run 1:
// Remoto
module Remoto(clk,rst,entrada,comando,su,sd,suB,sdB,saida_1,saida1_1,saida2_1,soma_result_1,sinal_A,sinal_B);
parameter inicia            = 2'b00;   
parameter inicia_1          = 2'b01;    
parameter leitura           = 2'b10; 
parameter zera_B    = 3'b010;
parameter zera_tudo = 3'b011;
parameter soma      = 3'b100;
parameter sub       = 3'b101;
parameter muda_sinal= 3'b110;
parameter  DESLIGADO = 0;
parameter  ESPERA = 1;
parameter limite_um      =  4095; 
parameter lid_zero      =  3594;  
parameter  RECEBE_A_DEZ = 2;
parameter  RECEBE_A_UNI = 3;
parameter  MUDA_SINAL_A = 4;
parameter  RECEBE_A_DEZ_B = 5;
parameter  RECEBE_A_UNI_B = 6;
parameter  MUDA_SINAL_B = 7;
parameter  ZERA_TUDO = 8;	
parameter lid_um  			=  3281;  
parameter tempo_zero      =  648;
parameter tempo_bit  =  312;
input         clk;      
input         rst;
input         entrada;    
output reg [7:0] comando;
output reg[6:0] su;
output reg[6:0] sd;
output reg[6:0] suB;
output reg[6:0] sdB; 
wire [8:0] soma_result;
output reg [8:0] soma_result_1;
reg [4:0] estado_m;
reg [7:0] vetorA;
reg [7:0] vetorA_aux;
reg [7:0] vetorA_2;
reg [7:0] vetorA_1;
reg [7:0] vetorB;
reg [7:0] vetorB_aux;
  ...
Size in the first run: roughly 150 flip-flops, roughly 71 I/O pins, ~14000 um2 of cells after synthesis.
==> flow/config.mk <==
export PLATFORM = sky130hd
export DESIGN_NAME = Remoto
export DESIGN_NICKNAME = Remoto
export VERILOG_FILES = /design/flow/design.v
export SDC_FILE = /design/flow/constraint.sdc
export NUM_CORES = 4
export LEC_CHECK = 0
export CAP_MARGIN = 0
export CORE_MARGIN = 2
export CORE_UTILIZATION = 70
export CTS_CLUSTER_DIAMETER = 358
export CTS_CLUSTER_SIZE = 36
export HOLD_SLACK_MARGIN = 0.29
export SETUP_SLACK_MARGIN = -0.5
export SLEW_MARGIN = 20
==> flow/constraint.sdc <==
create_clock -name core_clock -period 6.44 [get_ports {clk}]
set_input_delay 1.2880 -clock core_clock [delete_from_list [all_inputs] [get_ports {clk}]]
set_output_delay 1.2880 -clock core_clock [all_outputs]
set_load 0.01 [all_outputs]
run.sh (not shown) runs the stock make flow with config.mk's settings and CLKGATE_MAP_FILE=.
To summarise run 1: no stage aborted, but the layout did not pass its checks, failing on setup timing.
For run 2, these inputs were changed with respect to run 1:
Settings: changing CAP_MARGIN from 0 to 20; changing CTS_CLUSTER_SIZE from 36 to 54; changing the clock period (ns, I/O delays scaled along) from 6.44 to 7.92.
Results
Across run 1 and run 2, no clean finish was achieved.
Relative to run 1, power has decreased by about 23% in run 2.
Headroom to the max-slew limit: run 1 and run 2 compared, higher one is run 1
On insertion delay to the later sink of the worst-skew pair, run 1 tracks run 2 almost exactly.
Run 2: global-route usage lower than run 1
Measured against each other, run 1 and run 2 differ in number of gates given a new drive strength after cts, the higher figure coming from run 1.
Edits applied to the flow inputs when going from run 2 to run 3:
Settings: clearing HOLD_SLACK_MARGIN, which used to be 0.29; swapping 70 for 59 in CORE_UTILIZATION; clearing SETUP_SLACK_MARGIN, which used to be -0.5; clearing CTS_CLUSTER_DIAMETER, which used to be 358; clearing CTS_CLUSTER_SIZE, which used to be 54; swapping 7.92 for 6.18 in the clock period (ns, I/O delays scaled along).
--- outcome ---
- Final checks on run 3, whose flow otherwise completed, came back failing, citing setup timing.
- [run 3] final core utilization fell 2.8 points relative to run 2
- Relative to run 2, the slew at the pin closest to its max-slew limit of run 3 is lower by 85 ps.
- Run 3 ended up with a lower count of clock-buffer cells in the layout than run 2 did.
- Diff run 2 -> run 3 | part of the total power dissipated in the clock network | increase of 1.7 points
### run 3 -> run 4
Settings: swapping 59 for 71 in CORE_UTILIZATION; swapping 6.18 for 11.0 in the clock period (ns, I/O delays scaled along).
Findings:
Run 4 went all the way through synthesis, placement and routing and the layout is clean on timing, DRC and antenna. Run 4 ends up with higher utilization than run 3 does. Delta (run 4 minus run 3): register-to-register path setup slack up 4720 ps; final setup slack of the worst path saw an increase.
[inputs] run 5 vs run 4
Settings: a change of CORE_UTILIZATION from 71 to 70; an added CTS_CLUSTER_DIAMETER of 216; an added CTS_CLUSTER_SIZE of 34; a change of the clock period (ns, I/O delays scaled along) from 11.0 to 6.02.
Results
Run 5 finished all stages; layout check result: FAIL, due to setup timing. Post-route clock period utilization came out higher on run 5 than on run 4. [run 5 vs run 4] horizontal extent of the die: higher in run 5. Compared with run 4, run 5 shows a higher non-clock buffer count. Wire length of run 5 exceeds that of run 4 by more than half. Re static leakage: run 5 is 22% up on run 4. Run 4 → run 5: pre-CTS setup slack shows a reduction of 1930 ps; clock distribution area overhead in the final layout shows a reduction of 0.45 points.
Power is estimated from default activity; no workload was simulated.
